$ cat flow/config.mk
export PLATFORM = sky130hd
export DESIGN_NAME = mm_gcd
export DESIGN_NICKNAME = mm_gcd
export VERILOG_FILES = /design/flow/design.v
export SDC_FILE = /design/flow/constraint.sdc
export NUM_CORES = 4
export LEC_CHECK = 0
export ABC_AREA = 1
export CAP_MARGIN = 20
export CELL_PAD_IN_SITES_DETAIL_PLACEMENT = 2
export CELL_PAD_IN_SITES_GLOBAL_PLACEMENT = 1
export CORE_MARGIN = 2
export CORE_UTILIZATION = 56
export CTS_CLUSTER_DIAMETER = 376
export CTS_CLUSTER_SIZE = 54
export HOLD_SLACK_MARGIN = 0.12
export MIN_ROUTING_LAYER = met2
export SLEW_MARGIN = 20
$ cat flow/constraint.sdc
create_clock -name core_clock -period 5.0 [get_ports {clock}]
set_input_delay 1.0000 -clock core_clock [delete_from_list [all_inputs] [get_ports {clock}]]
set_output_delay 1.0000 -clock core_clock [all_outputs]
set_load 0.01 [all_outputs]
$ cat flow/design.v
`timescale 1ns/10ps
module mm_gcd (
    clock,
    reset,
    a,
    b,
    c,
    start,
    finished
);
input clock;
input reset;
input [31:0] a;
input [31:0] b;
output [31:0] c;
reg [31:0] c;
input start;
output finished;
reg finished;
reg [31:0] y;
reg [31:0] x;
always @(posedge clock) begin: MM_GCD_RTL
    if (reset == 0) begin
        y <= 0;
        x <= 0;
        finished <= 1;
        c <= 0;
    end
    else begin
        if (start) begin
            finished <= 1'b0;
            x <= a;
            y <= b;
        end
        else begin
            if ((y == 0)) begin
                finished <= 1'b1;
                c <= x;
            end
            else if ((x > y)) begin
                x <= (x - y);
            end
            else begin
                y <= (y - x);
            end
        end
    end
end
endmodule
$ cat flow/run.sh
#!/bin/bash
# the make line also repeats each setting of config.mk as NAME=value (left out here)
make -C /OpenROAD-flow-scripts/flow DESIGN_CONFIG=/design/flow/config.mk WORK_HOME=/design/flow/orfs CLKGATE_MAP_FILE= finish
==> flow_summary.yaml, run 1 <==
# generated from flow reports
run_status:
  status: "aborted with a tool error"
  lastStage: "global placement"
  error_line: "[ERROR GPL-0301] Utilization 103.069 % exceeds 100%."
synthesis:
  synth_seq_share_pct: 22.5
  ys_warn_count: 1
  yosys_area_um2: 8630
  ys_cells: 1509
  ys_sh_xor_pct: 3.04
  synth-seq-cells: 97
  edf_count: 0
  synth.cellmix.simpleShare_pct: 37.9
  topCellsByArea: "nand2_1 (25%), dfxtp_1 (22%), inv_1 (11%)"
  top_cell: "nand2_1"
  fp_nets: 1641
  yosysTopAreaCell: "nand2_1"
  syn_inst: 1509
  ys_sh_adder_pct: 9.60
  synth-async-reset-ratio_pct: 0
  mux_share_pct: 0
  synth_top_area_share_pct: 24.6
  netlist_logic_family_top: "simple AND/OR/NAND/NOR gates"
  synth_area_um2: 8630
  synth_cell_types: 36
  aoi_share_pct: 12.9
  common_cells: "nand2_1 (566), inv_1 (248), a21oi_1 (131)"
  ff_type: "dfxtp_1"
  synth_area_per_cell_um2: 5.72
die:
  pin_count: 100
  die_y_um: 128
  dieWidth_um: 128
  coreArea_um2: 15100
  dieArea_um2: 16400
  row_count: 45
  fp_util_pct: 57.0
==> run 2, diff against run 1 <==
- CELL_PAD_IN_SITES_DETAIL_PLACEMENT: 2 -> not set
- CELL_PAD_IN_SITES_GLOBAL_PLACEMENT: 1 -> not set
- CORE_ASPECT_RATIO: not set -> 0.94
- CORE_UTILIZATION: 56 -> 69
- CTS_CLUSTER_DIAMETER: 376 -> 169
- CTS_CLUSTER_SIZE: 54 -> 79
- GPL_TIMING_DRIVEN: not set -> 1
- HOLD_SLACK_MARGIN: 0.12 -> not set
- MAX_ROUTING_LAYER: not set -> met4
- MIN_ROUTING_LAYER: met2 -> met1
- PLACE_DENSITY: not set -> 0.61
- clock period: 5.0 -> 3.48 ns (I/O delays scaled with it)
==> run 2 against run 1 <==
The run now finishes clean; synthesized cell count stayed put; area after synthesis stayed put; die area is 18% lower.
==> flow_summary.yaml, run 2 <==
# synthesis and place-and-route metrics
placement:
  port_buffers: 99
  post-dp-hpwl_um: 20800
  place_congestion: 1.19
timing:
  worst_slew_pin_slew_ps: 838
  slew_viol_final: 0
  skew_ps: 12.0
  hold_slack_ps: 490
  relSlewSlack_pct: 44.1
  max_clock_freq_mhz: 361
  finalSetupTns_ps: 0
  rsz0062_at_grt: "false"
  period_minus_slack_ps: 2770
  fin_crit_sh_pct: 79.7
  setup_violations: 0
  hold_viol: 0
worst_setup_path:
  arrival_ps: 3070
  r2r_start: "y[2]"
  path_common_cell: "nand2_1"
  critPathMaxStageDelay_ps: 460
  regToRegEndpoint: "x[2]"
  cp-start-kind: "flop"
  end_kind: "flop"
  critPathBufInv: 3
  crit_path_top_delay_cell: "ha_1"
  critical_path.max_fanout: 21
  r2r_cells: 17
  cp-startpoint: "y[2]"
  path_depth: 17
  cpLargestDelayFamily: "simple AND/OR/NAND/NOR gates"
  worstPathCellList: "inv_1, ha_1, nand2_1, inv_2, nand2_1, nand2_1, nand2_1, nand2_2, nand2_1, nand2_2, nand2_2, nand2_4, nand3_4, nand2_4, buf_4, nand2_1, a21oi_1"
  required_ps: 3780
  setup.worst_path.end: "x[2]"
  reg2reg_slack_ps: 710
  crit_type: "reg2reg"
run:
  drv_cap: 0
  warning_count: 59
drt:
  wl_per_cell_um: 16.3
  vias: 10000
  routed_via_density: 5.75
  final_antenna_net_count: 0
  drc: 0
  wl_um: 28500
  drt_iter0_markers: 1306
  first_pass_iters: 6
  n_antenna_cell: 0
synthesis:
  synth-seq-cells: 97
  synth_top_area_share_pct: 24.6
  synth.cellmix.simpleShare_pct: 37.9
  top_cell: "nand2_1"
  ys_sh_adder_pct: 9.60
  synth_seq_share_pct: 22.5
  mux_share_pct: 0
  ys_sh_xor_pct: 3.04
  topCellsByArea: "nand2_1 (25%), dfxtp_1 (22%), inv_1 (11%)"
  syn_inst: 1509
  ys_cells: 1509
  netlist_logic_family_top: "simple AND/OR/NAND/NOR gates"
  yosys_area_um2: 8630
  ff_type: "dfxtp_1"
  ys_warn_count: 1
  synth_cell_types: 36
  synth-async-reset-ratio_pct: 0
  fp_nets: 1641
  synth_area_um2: 8630
  common_cells: "nand2_1 (566), inv_1 (248), a21oi_1 (131)"
  yosysTopAreaCell: "nand2_1"
  synth_area_per_cell_um2: 5.72
  edf_count: 0
  aoi_share_pct: 12.9
finish:
  regArea_um2: 1940
  finish.utilization_pct: 81.6
  final_nets: 1709
  syn2layout_area_growth_pct: 15.3
  logic_area_um2: 5480
  n_fill_cell: 929
clocking:
  htree_levels: 3
  clock_latency_ps: 370
  cts_hold_buffers: 0
  clockBufferDepth: 2
  cts_root_buf: "clkbuf_16"
  cts_setup_buffers: 0
  cts_buffers: 9
  cts_sinks: 97
  cts_tree: "built"
  cts.clk_slew.worst_paths_ps: 80
  cts_resized: 0
grt:
  grt_pass1_wl_um: 45900
  antenna_found_initial: 0
  grt_pass1_vias: 9515
  grt.overflow.total: 0
  track_usage_pct: 44.2
  grt_max_degree: 89
die:
  dieArea_um2: 13400
  die_y_um: 112
  coreArea_um2: 12200
  fp_util_pct: 70.8
  pin_count: 100
  dieWidth_um: 119
  row_count: 39
worst_hold_path:
  hold_path_end: "y[25]"
  min_path_type: "reg2reg"
  hp-start: "y[25]"
  min_path_cells: 2
run_status:
  status: "timing/DRC/antenna clean"
run 2: per-layer routing:
| layer | track usage, % | share of wire, % | vias to the layer above |
|---|---|---|---|
| li1 | - | - | 4797 |
| met1 | 56.5 | 41 | 4441 |
| met2 | 65.1 | 41 | 649 |
| met3 | 10.8 | 12 | 140 |
| met4 | 22.3 | 5.3 | 0 |
| met5 | - | 0 | - |
run 2: cell type report:
class | count | share of cell area (%)
inverters | 253 | 9.54
flip-flops and latches | 97 | 19.5
well taps | 164 | 2.06
clock buffers | 10 | 2.30
clock inverters | 5 | 0.817
repair buffers | 110 | 10.7
multi-input cells | 1106 | 55.0
run 2: per-stage QoR:
| step | instances | setup slack (ps) | area, um2 |
|---|---|---|---|
| 6_report | 1745 | 708 | 9950 |
| 5_1_grt | 1745 | 449 | 9950 |
| 4_1_cts | 1745 | 757 | 9950 |
| 3_5_place_dp | 1730 | 793 | 9640 |
| 3_3_place_gp | 1730 | 941 | 9640 |
| 2_1_floorplan | 1509 | 1280 | 8630 |
==> run 3, diff against run 2 <==
- ABC_AREA: 1 -> not set
- CORE_ASPECT_RATIO: 0.94 -> not set
- CORE_UTILIZATION: 69 -> 72
- CTS_CLUSTER_DIAMETER: 169 -> 36
- CTS_CLUSTER_SIZE: 79 -> 50
- GPL_TIMING_DRIVEN: 1 -> not set
- MIN_ROUTING_LAYER: met1 -> not set
- PLACE_DENSITY: 0.61 -> not set
- PLACE_DENSITY_LB_ADDON: not set -> 0.04
- SETUP_SLACK_MARGIN: not set -> 1.19
- TNS_END_PERCENT: not set -> 40
- clock period: 3.48 -> 4.7 ns (I/O delays scaled with it)
==> run 3 against run 2 <==
Sequential cell count did not move; maximum frequency down 18%; critical path depth fell by 6; critical endpoint is now y[29]; area after synthesis fell by 12%; worst hold slack worse by 33 ps; setup slack improved by 600 ps; final cell count shrank 31%; via count is 19% lower; routed wire length decreased by 12%; register-to-register slack gained 600 ps.
==> flow_summary.yaml, run 3 <==
# synthesis and place-and-route metrics
worst_setup_path:
  regToRegEndpoint: "y[29]"
  r2r_cells: 11
  setup.worst_path.end: "y[29]"
  cp-startpoint: "y[3]"
  worstPathCellList: "inv_1, ha_1, and2_1, nand4_1, nor3_1, nand3_1, o31ai_2, a21oi_1, nor3_2, a21boi_1, a2111oi_2"
  critical_path.max_fanout: 8
  path_depth: 11
  critPathBufInv: 1
  cpLargestDelayFamily: "simple AND/OR/NAND/NOR gates"
  crit_type: "reg2reg"
  r2r_start: "y[3]"
  arrival_ps: 3640
  end_kind: "flop"
  critPathMaxStageDelay_ps: 570
  cp-start-kind: "flop"
  reg2reg_slack_ps: 1310
  crit_path_top_delay_cell: "nor3_2"
  required_ps: 4950
synthesis:
  synth-seq-cells: 97
  top_cell: "nand2_1"
  synth_area_per_cell_um2: 7.65
  aoi_share_pct: 31.6
  netlist_logic_family_top: "AND-OR/OR-AND gates"
  yosysTopAreaCell: "dfxtp_1"
  synth_seq_share_pct: 25.5
  fp_nets: 1129
  edf_count: 0
  mux_share_pct: 0.525
  ys_warn_count: 1
  synth_top_area_share_pct: 25.5
  topCellsByArea: "dfxtp_1 (25%), ha_1 (10%), a21oi_1 (8.3%)"
  ys_cells: 997
  ys_sh_xor_pct: 6.20
  synth-async-reset-ratio_pct: 0
  yosys_area_um2: 7630
  syn_inst: 997
  synth_cell_types: 80
  synth.cellmix.simpleShare_pct: 17.2
  common_cells: "nand2_1 (136), a21oi_1 (127), dfxtp_1 (97)"
  ys_sh_adder_pct: 10.9
  synth_area_um2: 7630
  ff_type: "dfxtp_1"
worst_hold_path:
  hp-start: "c[5]"
  min_path_type: "reg2reg"
  hold_path_end: "c[5]"
  min_path_cells: 2
run:
  drv_cap: 0
  warning_count: 58
clocking:
  cts_sinks: 97
  cts_buffers: 9
  clockBufferDepth: 2
  cts_tree: "built"
  cts_root_buf: "clkbuf_8"
  clock_latency_ps: 390
  cts.clk_slew.worst_paths_ps: 120
  htree_levels: 3
grt:
  grt_pass1_wl_um: 39200
  grt.overflow.total: 0
  grt_pass1_vias: 7712
  track_usage_pct: 44.9
  antenna_found_initial: 0
  grt_max_degree: 59
timing:
  fin_crit_sh_pct: 72.2
  setup_violations: 0
  max_clock_freq_mhz: 295
  slew_viol_final: 0
  hold_viol: 0
  worst_slew_pin_slew_ps: 716
  rsz0062_at_grt: "true"
  period_minus_slack_ps: 3390
  finalSetupTns_ps: 0
  skew_ps: 22.6
  relSlewSlack_pct: 51.9
placement:
  place_congestion: 1.11
  post-dp-hpwl_um: 18400
  port_buffers: 99
finish:
  final_nets: 1188
  n_fill_cell: 651
  syn2layout_area_growth_pct: 15.8
drt:
  n_antenna_cell: 0
  drc: 0
  final_antenna_net_count: 0
  routed_via_density: 6.82
  vias: 8166
  drt_iter0_markers: 1052
  first_pass_iters: 7
  wl_per_cell_um: 21.1
  wl_um: 25200
die:
  die_y_um: 107
  dieWidth_um: 107
  dieArea_um2: 11400
  row_count: 37
  fp_util_pct: 73.9
  coreArea_um2: 10300
  pin_count: 100
run_status:
  status: "timing/DRC/antenna clean"
[run 3: layout make-up]
class                      count  area [um2]  share of cell area, %
clock inverter                 5         110                   1.25
inverter                      83         312                   3.53
clock buffer                  11         131                   1.49
timing repair buffer         110        1090                   12.3
tap                          136         170                   1.93
sequential                    97        1940                   22.0
multi-input combinational    755        5080                   57.5
[run 3: timing repair]
| item | in CTS | in global routing |
|---|---|---|
| hold buffers | 0 | 0 |
| endpoints found under the setup margin | 47 | 51 |
| setup buffers | 2 | 0 |
| resized | 1 | 4 |
| pin swaps | 1 | 0 |
[run 3: metrics by stage]
stage | util (%) | setup WS [ps] | std cells | hold slack, ps | area (um2)
final | 85.6 | 1310 | 1197 | 457 | 8840
after global routing | 85.6 | 1140 | 1197 | 480 | 8840
after CTS | 85.4 | 1210 | 1197 | 459 | 8820
after detailed placement | 82.8 | 1030 | 1179 | 445 | 8550
after global placement | 82.8 | 1190 | 1179 | 443 | 8550
after floorplan | - | 1850 | 997 | 449 | 7630
[run 3: metal layers]
layer,wire length [um],GRT usage (%)
met2,11600,72.0
met4,2030,27.7
met5,0,-
met3,2530,7.36
met1,9070,52.6
==> run 4, diff against run 3 <==
- CTS_CLUSTER_DIAMETER: 36 -> 30
- CTS_CLUSTER_SIZE: 50 -> 86
- MAX_ROUTING_LAYER: met4 -> not set
- PLACE_DENSITY_LB_ADDON: 0.04 -> 0.26
- SETUP_SLACK_MARGIN: 1.19 -> 1.01
- TNS_END_PERCENT: 40 -> not set
- clock period: 4.7 -> 3.78 ns (I/O delays scaled with it)
==> run 4 against run 3 <==
The run now fails in global routing; die area unchanged; synthesized cell count did not move; area after synthesis did not move.
==> flow_summary.yaml, run 4 <==
# generated from flow reports
synthesis:
  fp_nets: 1129
  ys_warn_count: 1
  ys_sh_adder_pct: 10.9
  syn_inst: 997
  ys_sh_xor_pct: 6.20
  aoi_share_pct: 31.6
  yosys_area_um2: 7630
  synth-async-reset-ratio_pct: 0
  common_cells: "nand2_1 (136), a21oi_1 (127), dfxtp_1 (97)"
  synth.cellmix.simpleShare_pct: 17.2
  edf_count: 0
  synth_area_um2: 7630
  ff_type: "dfxtp_1"
  synth_cell_types: 80
  netlist_logic_family_top: "AND-OR/OR-AND gates"
  top_cell: "nand2_1"
  mux_share_pct: 0.525
  synth-seq-cells: 97
  synth_area_per_cell_um2: 7.65
  yosysTopAreaCell: "dfxtp_1"
  synth_seq_share_pct: 25.5
  ys_cells: 997
  topCellsByArea: "dfxtp_1 (25%), ha_1 (10%), a21oi_1 (8.3%)"
  synth_top_area_share_pct: 25.5
die:
  dieWidth_um: 107
  dieArea_um2: 11400
  fp_util_pct: 73.9
  die_y_um: 107
  pin_count: 100
  row_count: 37
  coreArea_um2: 10300
run_status:
  error_line: "[ERROR DPL-0038] Utilization greater than 100%, impossible to legalize"
  status: "aborted with a tool error"
  lastStage: "global routing"
clocking:
  clockBufferDepth: 2
  htree_levels: 3
  cts_root_buf: "clkbuf_8"
  cts_sinks: 97
  cts_buffers: 9
  cts_hold_buffers: 0
placement:
  post-dp-hpwl_um: 18700
  place_congestion: 1.11
  numPlacedInstances: 1198
  port_buffers: 99
[run 4: metrics by stage]
stage	utilization [%]	setup WS [ps]	area, um2	hold slack (ps)
floorplan	-	1020	7640	449
global placement	84.4	356	8720	442
detailed placement	84.4	228	8720	447
CTS	93.6	983	9670	460
[run 4: repair_timing]
item / 4_1_cts
setup endpoints to repair: 64
setup buffers: 33
cloned: 2
pin swaps: 38
resized: 118
==> run 5, diff against run 4 <==
- ABC_AREA: not set -> 1
- CORE_ASPECT_RATIO: not set -> 0.69
- CTS_CLUSTER_DIAMETER: 30 -> 109
- CTS_CLUSTER_SIZE: 86 -> 95
- PLACE_DENSITY_LB_ADDON: 0.26 -> 0.0
- SETUP_SLACK_MARGIN: 1.01 -> 0.3
- TNS_END_PERCENT: not set -> 5
- clock period: 3.78 -> 1.02 ns (I/O delays scaled with it)
==> run 5 against run 4 <==
The flow stops in detailed placement; synthesized cell count up 51%; area after synthesis up 13%; die area up 13%.
==> flow_summary.yaml, run 5 <==
# generated from flow reports
run_status:
  status: "aborted with a tool error"
  lastStage: "detailed placement"
  error_line: "[ERROR DPL-0033] detailed placement checks failed during check placement."
die:
  die_y_um: 95.0
  dieArea_um2: 12900
  dieWidth_um: 136
  fp_util_pct: 73.4
  coreArea_um2: 11800
  row_count: 33
  pin_count: 100
synthesis:
  ys_sh_adder_pct: 9.60
  netlist_logic_family_top: "simple AND/OR/NAND/NOR gates"
  ff_type: "dfxtp_1"
  synth_cell_types: 36
  ys_sh_xor_pct: 3.04
  syn_inst: 1509
  aoi_share_pct: 12.9
  top_cell: "nand2_1"
  synth_area_per_cell_um2: 5.72
  yosysTopAreaCell: "nand2_1"
  common_cells: "nand2_1 (566), inv_1 (248), a21oi_1 (131)"
  synth-seq-cells: 97
  topCellsByArea: "nand2_1 (25%), dfxtp_1 (22%), inv_1 (11%)"
  synth_area_um2: 8630
  edf_count: 0
  synth_top_area_share_pct: 24.6
  ys_cells: 1509
  synth_seq_share_pct: 22.5
  mux_share_pct: 0
  yosys_area_um2: 8630
  synth-async-reset-ratio_pct: 0
  ys_warn_count: 1
  synth.cellmix.simpleShare_pct: 37.9
  fp_nets: 1641
placement:
  place_congestion: 1.18
  port_buffers: 99
## run 5: metrics by stage
stage	setup WS (ps)	hold slack, ps
3_3_place_gp	-1230	465
2_1_floorplan	-1040	429
==> run 6, diff against run 5 <==
- ABC_AREA: 1 -> not set
- CAP_MARGIN: 20 -> 5
- CELL_PAD_IN_SITES_GLOBAL_PLACEMENT: not set -> 1
- CORE_ASPECT_RATIO: 0.69 -> 0.53
- CORE_UTILIZATION: 72 -> 58
- CTS_CLUSTER_DIAMETER: 109 -> not set
- CTS_CLUSTER_SIZE: 95 -> 76
- PLACE_DENSITY: not set -> 0.78
- PLACE_DENSITY_LB_ADDON: 0.0 -> not set
- SETUP_SLACK_MARGIN: 0.3 -> 0.67
- SLEW_MARGIN: 20 -> 40
- clock period: 1.02 -> 2.9 ns (I/O delays scaled with it)
==> run 6 against run 5 <==
Now fails the layout checks on negative setup slack; die area increased by 9.6%; synthesized cell count down 34%; area after synthesis is 12% lower.
==> flow_summary.yaml, run 6 <==
# synthesis and place-and-route metrics
clocking:
  cts.clk_slew.worst_paths_ps: 80
  cts_sinks: 97
  htree_levels: 3
  cts_tree: "built"
  clock_latency_ps: 370
  cts_root_buf: "clkbuf_16"
  clockBufferDepth: 2
  cts_buffers: 9
worst_hold_path:
  hold_path_end: "c[5]"
  min_path_cells: 2
  min_path_type: "reg2reg"
  hp-start: "c[5]"
die:
  coreArea_um2: 12800
  pin_count: 100
  dieArea_um2: 14100
  dieWidth_um: 162
  row_count: 30
  fp_util_pct: 59.6
  die_y_um: 87.5
worst_setup_path:
  critPathMaxStageDelay_ps: 410
  cp-startpoint: "y[30]"
  critical_path.max_fanout: 6
  arrival_ps: 3390
  regToRegEndpoint: "x[4]"
  cpLargestDelayFamily: "AND-OR/OR-AND gates"
  critPathBufInv: 5
  worstPathCellList: "inv_1, ha_1, nand4_1, inv_1, a221oi_4, o21ai_1, o31ai_2, buf_4, a211o_1, buf_4, buf_4, nand2_1, a311oi_1"
  crit_type: "reg2reg"
  path_depth: 13
  end_kind: "flop"
  path_common_cell: "buf_4"
  r2r_cells: 13
  reg2reg_slack_ps: -220
  r2r_start: "y[30]"
  setup.worst_path.end: "x[4]"
  cp-start-kind: "flop"
  crit_path_top_delay_cell: "a221oi_4"
  required_ps: 3170
synthesis:
  edf_count: 0
  common_cells: "nand2_1 (136), a21oi_1 (127), dfxtp_1 (97)"
  ys_cells: 997
  synth_cell_types: 80
  synth_area_um2: 7630
  topCellsByArea: "dfxtp_1 (25%), ha_1 (10%), a21oi_1 (8.3%)"
  yosys_area_um2: 7630
  fp_nets: 1129
  netlist_logic_family_top: "AND-OR/OR-AND gates"
  synth_top_area_share_pct: 25.5
  ys_warn_count: 1
  aoi_share_pct: 31.6
  ys_sh_xor_pct: 6.20
  ys_sh_adder_pct: 10.9
  synth_seq_share_pct: 25.5
  syn_inst: 997
  synth-async-reset-ratio_pct: 0
  synth-seq-cells: 97
  top_cell: "nand2_1"
  mux_share_pct: 0.525
  yosysTopAreaCell: "dfxtp_1"
  synth_area_per_cell_um2: 7.65
  ff_type: "dfxtp_1"
  synth.cellmix.simpleShare_pct: 17.2
placement:
  place_congestion: 1.10
  port_buffers: 99
  place_area_um2: 10100
  post-dp-hpwl_um: 24700
timing:
  rsz0062_at_grt: "true"
  hold_viol: 0
  hold_slack_ps: 455
  relSlewSlack_pct: 44.5
  worst_slew_pin_slew_ps: 812
  setup_ws_ps: -220
  slew_viol_final: 0
  skew_ps: 10.2
  max_clock_freq_mhz: 321
  setup_violations: 62
  period_minus_slack_ps: 3120
  fin_crit_sh_pct: 108
drt:
  wl_um: 40200
  first_pass_iters: 22
  vias: 10500
  drt_iter0_markers: 2903
  drc: 0
  final_antenna_net_count: 0
  wl_per_cell_um: 27.6
  routed_via_density: 7.21
run:
  drv_cap: 0
  warning_count: 63
grt:
  antenna_found_initial: 0
  grt.overflow.total: 0
  grt_pass1_vias: 8581
  grt_pass1_wl_um: 51300
  grt_max_degree: 56
  track_usage_pct: 48.6
finish:
  final_nets: 1407
  syn2layout_area_growth_pct: 50.5
  finish.instance_area_um2: 11500
run_status:
  violations: "negative setup slack"
  status: "failed layout checks"
==> run 6: final cells by class <==
cell class,count,area [um2]
multi-input cells,755,5820
repair buffers,329,2860
flip-flops and latches,97,1970
fillers,562,1320
inverters,83,314
clock buffers,10,239
well taps,176,220
clock inverters,6,57.6
diodes,2,5.00
==> run 6: timing repair <==
action	in CTS	in global routing
setup endpoints to repair	93	96
setup buffers	16	7
resized	90	107
cloned	2	0
hold buffers	0	0
pin swaps	43	55
==> run 6: routing by layer <==
metal  GRT usage (%)  share of wire [%]
met5            4.20               0.65
met3            28.7                 21
met1            67.8                 37
met2            61.5                 34
met4            11.7                7.5
==> run 6: stage by stage <==
step | setup TNS [ps] | setup WS (ps) | instances | utilization, %
floorplan | 0 | 246 | 997 | -
global placement | -2290 | -228 | 1414 | 79.2
detailed placement | -1910 | -253 | 1415 | 79.2
CTS | 0 | 117 | 1449 | 85.9
global route | -4320 | -199 | 1456 | 89.7
finish | -6020 | -220 | 1458 | 89.7
==> run 7, diff against run 6 <==
- CAP_MARGIN: 5 -> 20
- CELL_PAD_IN_SITES_GLOBAL_PLACEMENT: 1 -> not set
- CORE_ASPECT_RATIO: 0.53 -> not set
- CORE_UTILIZATION: 58 -> 66
- CTS_CLUSTER_DIAMETER: not set -> 108
- CTS_CLUSTER_SIZE: 76 -> not set
- PLACE_DENSITY: 0.78 -> not set
- SETUP_SLACK_MARGIN: 0.67 -> -0.2
- SLEW_MARGIN: 40 -> 20
- TNS_END_PERCENT: 5 -> not set
- clock period: 2.9 -> 2.68 ns (I/O delays scaled with it)
==> run 7 against run 6 <==
Count of clock-buffer cells in the layout is 1 lower; sequential share of layout area rose by 1.2 points; register-to-register slack worse by 290 ps; worst hold slack better by 8.2 ps; still fails the layout checks on negative setup slack.
==> flow_summary.yaml, run 7 <==
# synthesis and place-and-route metrics
drt:
  vias: 9980
  drc: 0
  drt_iter0_markers: 2082
  wl_per_cell_um: 25.3
  first_pass_iters: 19
  wl_um: 35200
  routed_via_density: 7.17
  n_antenna_cell: 0
  final_antenna_net_count: 0
worst_setup_path:
  reg2reg_slack_ps: -500
  cpLargestDelayFamily: "AND-OR/OR-AND gates"
  end_kind: "flop"
  r2r_cells: 11
  required_ps: 2910
  critPathMaxStageDelay_ps: 510
  path_common_cell: "a21oi_1"
  critPathBufInv: 1
  setup.worst_path.end: "x[30]"
  regToRegEndpoint: "x[30]"
  crit_path_top_delay_cell: "dfxtp_1"
  crit_type: "reg2reg"
  critical_path.max_fanout: 7
  path_depth: 11
  cp-startpoint: "x[11]"
  arrival_ps: 3420
  cp-start-kind: "flop"
  worstPathCellList: "ha_1, a21oi_2, o21bai_1, a21oi_1, buf_4, o22ai_1, a21oi_1, a21oi_1, nor3_1, xor2_1, o211ai_1"
  r2r_start: "x[11]"
finish:
  syn2layout_area_growth_pct: 38.8
  finish.instance_area_um2: 10600
  fin_cells: 1391
  final_nets: 1376
  n_fill_cell: 431
  logic_area_um2: 5340
  regArea_um2: 1940
  finish.utilization_pct: 93.1
synthesis:
  synth_cell_types: 80
  synth_area_per_cell_um2: 7.65
  ff_type: "dfxtp_1"
  topCellsByArea: "dfxtp_1 (25%), ha_1 (10%), a21oi_1 (8.3%)"
  ys_warn_count: 1
  synth-seq-cells: 97
  common_cells: "nand2_1 (136), a21oi_1 (127), dfxtp_1 (97)"
  synth-async-reset-ratio_pct: 0
  yosys_area_um2: 7630
  ys_sh_adder_pct: 10.9
  netlist_logic_family_top: "AND-OR/OR-AND gates"
  fp_nets: 1129
  ys_sh_xor_pct: 6.20
  edf_count: 0
  synth_seq_share_pct: 25.5
  top_cell: "nand2_1"
  mux_share_pct: 0.525
  synth_top_area_share_pct: 25.5
  yosysTopAreaCell: "dfxtp_1"
  synth.cellmix.simpleShare_pct: 17.2
  syn_inst: 997
  ys_cells: 997
  synth_area_um2: 7630
  aoi_share_pct: 31.6
die:
  row_count: 39
  die_y_um: 112
  fp_util_pct: 67.1
  pin_count: 100
  dieArea_um2: 12400
  coreArea_um2: 11400
  dieWidth_um: 112
run:
  warning_count: 61
  drv_cap: 0
run_status:
  violations: "negative setup slack"
  status: "failed layout checks"
grt:
  track_usage_pct: 48.3
  grt_max_degree: 37
  grt_pass1_vias: 9265
  grt_pass1_wl_um: 47500
  antenna_found_initial: 0
  grt.overflow.total: 0
clocking:
  cts_sinks: 97
  cts_tree: "built"
  cts.clk_slew.worst_paths_ps: 80
  cts_root_buf: "clkbuf_16"
  htree_levels: 3
  cts_buffers: 9
  clockBufferDepth: 2
  clock_latency_ps: 360
  cts_hold_buffers: 0
timing:
  hold_slack_ps: 463
  max_clock_freq_mhz: 314
  setup_ws_ps: -505
  period_minus_slack_ps: 3180
  rsz0062_at_grt: "true"
  setup_violations: 64
  hold_viol: 0
  skew_ps: 9.88
  slew_viol_final: 0
  relSlewSlack_pct: 58.7
  worst_slew_pin_slew_ps: 618
  fin_crit_sh_pct: 119
worst_hold_path:
  min_path_type: "reg2reg"
  min_path_cells: 2
  hp-start: "c[7]"
  hold_path_end: "c[7]"
placement:
  place_congestion: 1.09
  place_area_um2: 10000
  numPlacedInstances: 1374
  post-dp-hpwl_um: 21400
  port_buffers: 99
  dp_slack_ps: -304
==> run 7: per-stage QoR <==
stage / TNS (ps)
after detailed placement: -10040
final: -16610
after global placement: -5190
after global routing: -24990
after CTS: -8270
after floorplan: -2700
==> run 7: layout make-up <==
type,instances,share of cell area (%)
clock buffer,9,2.13
clock inverter,6,0.697
inverter,83,2.94
multi-input combinational,756,50.4
sequential,97,18.4
tap,143,1.69
timing repair buffer,297,23.8
==> run 7: routing by layer <==
| layer | global-route usage, % | vias up | routed length (um) |
|---|---|---|---|
| met5 | 0 | - | 0 |
| met4 | 41.0 | 0 | 4400 |
| met3 | 13.0 | 445 | 4880 |
| met2 | 77.8 | 1082 | 14800 |
| met1 | 52.8 | 4425 | 11100 |
| li1 | - | 4028 | - |
==> run 7: what timing repair did <==
item | CTS | global route
resized | 9 | 55
setup buffers | 0 | 1
endpoints found under the setup margin | 28 | 73
cloned | 1 | 0
endpoints found under the hold margin | 0 | 0
pin swaps | 1 | 19
==> run 8, diff against run 7 <==
- CORE_UTILIZATION: 66 -> 50
- CTS_CLUSTER_DIAMETER: 108 -> not set
- SETUP_SLACK_MARGIN: -0.2 -> 0.54
- clock period: 2.68 -> 2.13 ns (I/O delays scaled with it)
==> run 8 against run 7 <==
The layout still fails its checks (negative setup slack); register-to-register slack got worse by 290 ps; clock skew about the same; sequential cell count unchanged; critical path depth increased by 2; maximum frequency increased by 8.9%; synthesized cell count unchanged; die area increased by 31%; count of clock-buffer cells in the layout unchanged; non-clock buffer count increased by 147; critical path type unchanged; largest cell class unchanged.
==> flow_summary.yaml, run 8 <==
# synthesis and place-and-route metrics
worst_setup_path:
  regToRegEndpoint: "y[28]"
  cp-start-kind: "flop"
  critical_path.max_fanout: 7
  path_depth: 13
  worstPathCellList: "inv_1, ha_2, buf_4, nand4_1, nor3_2, nand3_2, o31ai_4, buf_4, a21oi_4, nor3_4, buf_4, nand4_1, nand3_1"
  crit_path_top_delay_cell: "ha_2"
  required_ps: 2430
  cpLargestDelayFamily: "simple AND/OR/NAND/NOR gates"
  critPathBufInv: 4
  end_kind: "flop"
  setup.worst_path.end: "y[28]"
  path_common_cell: "buf_4"
  r2r_cells: 13
  reg2reg_slack_ps: -800
  arrival_ps: 3230
  crit_type: "reg2reg"
  r2r_start: "y[12]"
  critPathMaxStageDelay_ps: 420
  cp-startpoint: "y[12]"
run:
  drv_cap: 0
  warning_count: 61
synthesis:
  synth.cellmix.simpleShare_pct: 17.2
  synth_top_area_share_pct: 25.5
  aoi_share_pct: 31.6
  ys_sh_xor_pct: 6.20
  edf_count: 0
  topCellsByArea: "dfxtp_1 (25%), ha_1 (10%), a21oi_1 (8.3%)"
  common_cells: "nand2_1 (136), a21oi_1 (127), dfxtp_1 (97)"
  syn_inst: 997
  fp_nets: 1129
  ys_warn_count: 1
  synth-seq-cells: 97
  synth_seq_share_pct: 25.5
  ys_sh_adder_pct: 10.9
  top_cell: "nand2_1"
  mux_share_pct: 0.525
  yosysTopAreaCell: "dfxtp_1"
  synth_area_per_cell_um2: 7.65
  ff_type: "dfxtp_1"
  synth_cell_types: 80
  netlist_logic_family_top: "AND-OR/OR-AND gates"
  ys_cells: 997
  yosys_area_um2: 7630
  synth-async-reset-ratio_pct: 0
  synth_area_um2: 7630
die:
  pin_count: 100
  row_count: 45
  dieArea_um2: 16300
  dieWidth_um: 128
  fp_util_pct: 50.7
  coreArea_um2: 15000
  die_y_um: 128
timing:
  fin_crit_sh_pct: 137
  max_clock_freq_mhz: 342
  skew_ps: 9.65
  worst_slew_pin_slew_ps: 564
  slew_viol_final: 0
  setup_ws_ps: -796
  hold_viol: 0
  finalSetupTns_ps: -53400
  rsz0062_at_grt: "true"
  setup_violations: 96
  relSlewSlack_pct: 62.3
  period_minus_slack_ps: 2930
worst_hold_path:
  hold_path_end: "c[9]"
  min_path_cells: 2
  hp-start: "c[9]"
  min_path_type: "reg2reg"
placement:
  port_buffers: 99
  post-dp-hpwl_um: 23600
  place_area_um2: 10900
  place_congestion: 1.01
finish:
  final_nets: 1522
  finish.utilization_pct: 85.8
  finish.instance_area_um2: 12900
  syn2layout_area_growth_pct: 69.2
clocking:
  htree_levels: 3
  cts.clk_slew.worst_paths_ps: 70
  cts_root_buf: "clkbuf_16"
  clock_latency_ps: 370
  clockBufferDepth: 2
  cts_tree: "built"
  cts_sinks: 97
  cts_buffers: 9
grt:
  antenna_found_initial: 0
  grt_pass1_wl_um: 50400
  grt.overflow.total: 0
  grt_pass1_vias: 9271
  grt_max_degree: 45
  track_usage_pct: 40.3
drt:
  routed_via_density: 6.13
  drc: 0
  vias: 9696
  final_antenna_net_count: 0
  wl_per_cell_um: 22.2
  n_antenna_cell: 0
  drt_iter0_markers: 984
  wl_um: 35200
  first_pass_iters: 7
run_status:
  status: "failed layout checks"
  violations: "negative setup slack"
[run 8: layout make-up]
| class | count | area [um2] |
|---|---|---|
| flip-flops and latches | 97 | 1970 |
| clock buffers | 9 | 225 |
| inverters | 83 | 319 |
| clock inverters | 6 | 113 |
| multi-input cells | 755 | 6070 |
| repair buffers | 444 | 3970 |
| well taps | 188 | 235 |
| fillers | 861 | 2130 |
[run 8: through the flow]
stage	worst slack, ps	std cells	hold slack (ps)
floorplan	-523	997	449
global placement	-1020	1510	442
detailed placement	-916	1511	445
CTS	-693	1565	453
global route	-878	1582	469
finish	-796	1582	450
[run 8: repair_timing]
action,CTS,global route
hold endpoints to repair,0,0
pin swaps,103,57
resized,226,61
buffers inserted,33,16
hold buffers,0,0
setup endpoints to repair,130,97
gates cloned,6,1
[run 8: metal layers]
metal | GRT usage (%) | vias up | share of wire, %
met2 | 67.4 | 565 | 47
met1 | 47.4 | 4636 | 36
met3 | 6.78 | 178 | 8.1
li1 | - | 4317 | -
met5 | 0 | - | 0
met4 | 27.3 | 0 | 8.0
==> run 9, diff against run 8 <==
- CORE_UTILIZATION: 50 -> 40
- SETUP_SLACK_MARGIN: 0.54 -> 0.55
- clock period: 2.13 -> 3.8 ns (I/O delays scaled with it)
==> run 9 against run 8 <==
The run now finishes clean; sequential cell count stayed put; maximum frequency shrank 6.9%; critical path type unchanged; register-to-register slack gained 1500 ps; setup slack improved by 1500 ps; highest routed layer unchanged; utilization fell by 36 points; clock skew is 1.3 ps lower; sequential share of layout area grew 5.4 points; count of clock-buffer cells in the layout is the same.
==> flow_summary.yaml, run 9 <==
# synthesis and place-and-route metrics
run_status:
  status: "timing/DRC/antenna clean"
synthesis:
  synth_seq_share_pct: 25.5
  synth_cell_types: 80
  aoi_share_pct: 31.6
  ff_type: "dfxtp_1"
  synth_top_area_share_pct: 25.5
  synth-seq-cells: 97
  synth_area_per_cell_um2: 7.65
  ys_sh_xor_pct: 6.20
  synth-async-reset-ratio_pct: 0
  fp_nets: 1129
  syn_inst: 997
  top_cell: "nand2_1"
  ys_sh_adder_pct: 10.9
  mux_share_pct: 0.525
  common_cells: "nand2_1 (136), a21oi_1 (127), dfxtp_1 (97)"
  yosys_area_um2: 7630
  synth_area_um2: 7630
  ys_warn_count: 1
  netlist_logic_family_top: "AND-OR/OR-AND gates"
  edf_count: 0
  synth.cellmix.simpleShare_pct: 17.2
  yosysTopAreaCell: "dfxtp_1"
  ys_cells: 997
  topCellsByArea: "dfxtp_1 (25%), ha_1 (10%), a21oi_1 (8.3%)"
grt:
  grt_pass1_wl_um: 41600
  grt_max_degree: 51
  antenna_found_initial: 0
  grt.overflow.total: 0
  grt_pass1_vias: 7396
  track_usage_pct: 26.8
worst_setup_path:
  critPathMaxStageDelay_ps: 510
  cp-start-kind: "flop"
  end_kind: "flop"
  required_ps: 4060
  path_common_cell: "a2111oi_2"
  reg2reg_slack_ps: 660
  cpLargestDelayFamily: "AND-OR/OR-AND gates"
  cp-startpoint: "y[1]"
  crit_path_top_delay_cell: "a311o_1"
  r2r_cells: 10
  critical_path.max_fanout: 5
  r2r_start: "y[1]"
  critPathBufInv: 1
  arrival_ps: 3400
  worstPathCellList: "inv_1, ha_1, a21o_1, a311o_1, a2111oi_2, a21oi_2, a31oi_4, or3_1, a21boi_1, a2111oi_2"
  setup.worst_path.end: "y[29]"
  crit_type: "reg2reg"
  regToRegEndpoint: "y[29]"
  path_depth: 10
timing:
  setup_violations: 0
  relSlewSlack_pct: 49.8
  period_minus_slack_ps: 3140
  rsz0062_at_grt: "true"
  slew_viol_final: 0
  fin_crit_sh_pct: 82.7
  max_clock_freq_mhz: 318
  finalSetupTns_ps: 0
  skew_ps: 8.37
  worst_slew_pin_slew_ps: 747
  hold_viol: 0
clocking:
  cts.clk_slew.worst_paths_ps: 70
  cts_root_buf: "clkbuf_16"
  htree_levels: 3
  clock_latency_ps: 360
  cts_buffers: 9
  cts_tree: "built"
  cts_sinks: 97
  clockBufferDepth: 2
die:
  die_y_um: 142
  dieWidth_um: 142
  dieArea_um2: 20200
  row_count: 50
  coreArea_um2: 18700
  pin_count: 100
  fp_util_pct: 40.8
worst_hold_path:
  hp-start: "c[6]"
  min_path_type: "reg2reg"
  hold_path_end: "c[6]"
  min_path_cells: 2
finish:
  regArea_um2: 1940
  final_nets: 1221
  n_fill_cell: 1855
  syn2layout_area_growth_pct: 23.1
  finish.utilization_pct: 50.2
  logic_area_um2: 5160
drt:
  n_antenna_cell: 0
  wl_um: 27100
  routed_via_density: 5.83
  wl_per_cell_um: 20.4
  drc: 0
  vias: 7737
  first_pass_iters: 5
  final_antenna_net_count: 0
  drt_iter0_markers: 621
placement:
  port_buffers: 99
  place_congestion: 0.959
  post-dp-hpwl_um: 21000
run:
  warning_count: 58
  drv_cap: 0
run 9: layer usage:
layer / global-route usage [%] / up-vias / share of wire, %
met4: 13.4 / 0 / 4.6
met3: 2.46 / 63 / 4.6
li1: - / 3717 / -
met1: 33.8 / 3688 / 43
met5: 0 / - / 0
met2: 45.8 / 269 / 48
run 9: final cells by class:
type | instances | share of cell area [%]
inverter | 83 | 3.32
multi-input combinational | 755 | 55.0
timing repair buffer | 143 | 14.7
clock buffer | 9 | 2.40
tap | 234 | 3.12
clock inverter | 6 | 0.786
sequential | 97 | 20.7
run 9: per-stage QoR:
| stage | area [um2] | cells | setup slack, ps | hold WS [ps] |
|---|---|---|---|---|
| floorplan | 7630 | 997 | 954 | 449 |
| global placement | 8870 | 1303 | 358 | 445 |
| detailed placement | 8880 | 1304 | 456 | 446 |
| CTS | 9250 | 1323 | 566 | 456 |
| global route | 9390 | 1327 | 534 | 474 |
| finish | 9390 | 1327 | 658 | 454 |
run 9: repair_timing:
item | in CTS | in global routing
endpoints found under the setup margin | 15 | 50
hold buffers | 0 | 0
buffers inserted | 4 | 4
pin swaps | 3 | 4
resized | 2 | 22
==> run 10, diff against run 9 <==
- ABC_AREA: not set -> 1
- CORE_UTILIZATION: 40 -> 72
- CTS_CLUSTER_DIAMETER: not set -> 307
- CTS_CLUSTER_SIZE: not set -> 99
- PLACE_DENSITY: not set -> 0.38
- SETUP_SLACK_MARGIN: 0.55 -> 0.51
- TNS_END_PERCENT: not set -> 10
- clock period: 3.8 -> 2.49 ns (I/O delays scaled with it)
==> run 10 against run 9 <==
The run now fails in global routing; die area is 36% lower; synthesized cell count is 51% higher; area after synthesis is 13% higher.
==> flow_summary.yaml, run 10 <==
# generated from flow reports
synthesis:
  topCellsByArea: "nand2_1 (25%), dfxtp_1 (22%), inv_1 (11%)"
  synth_seq_share_pct: 22.5
  ys_cells: 1509
  synth_area_um2: 8630
  synth-seq-cells: 97
  mux_share_pct: 0
  common_cells: "nand2_1 (566), inv_1 (248), a21oi_1 (131)"
  synth.cellmix.simpleShare_pct: 37.9
  syn_inst: 1509
  aoi_share_pct: 12.9
  edf_count: 0
  ys_warn_count: 1
  ys_sh_xor_pct: 3.04
  synth-async-reset-ratio_pct: 0
  synth_cell_types: 36
  ys_sh_adder_pct: 9.60
  synth_area_per_cell_um2: 5.72
  yosys_area_um2: 8630
  synth_top_area_share_pct: 24.6
  ff_type: "dfxtp_1"
  yosysTopAreaCell: "nand2_1"
  top_cell: "nand2_1"
  netlist_logic_family_top: "simple AND/OR/NAND/NOR gates"
  fp_nets: 1641
placement:
  port_buffers: 99
  post-dp-hpwl_um: 20800
  dp_slack_ps: 46.7
  place_congestion: 1.17
die:
  row_count: 39
  dieArea_um2: 12900
  dieWidth_um: 113
  fp_util_pct: 74.6
  pin_count: 100
  coreArea_um2: 11600
  die_y_um: 113
clocking:
  cts_root_buf: "clkbuf_16"
  cts_buffers: 9
  clockBufferDepth: 2
  htree_levels: 3
  cts_sinks: 97
run_status:
  status: "aborted with a tool error"
  lastStage: "global routing"
  error_line: "[ERROR DPL-0038] Utilization greater than 100%, impossible to legalize"
run 10: through the flow:
stage / hold WS (ps) / instances / cell area [um2]
after floorplan: 458 / 1509 / 8660
after global placement: 466 / 1726 / 9840
after detailed placement: 467 / 1726 / 9840
after CTS: 484 / 1755 / 10800
run 10: repair_timing:
| action | CTS |
|---|---|
| hold buffers | 0 |
| resized | 99 |
| setup endpoints to repair | 90 |
| cloned | 3 |
| pin swaps | 11 |
| setup buffers | 10 |
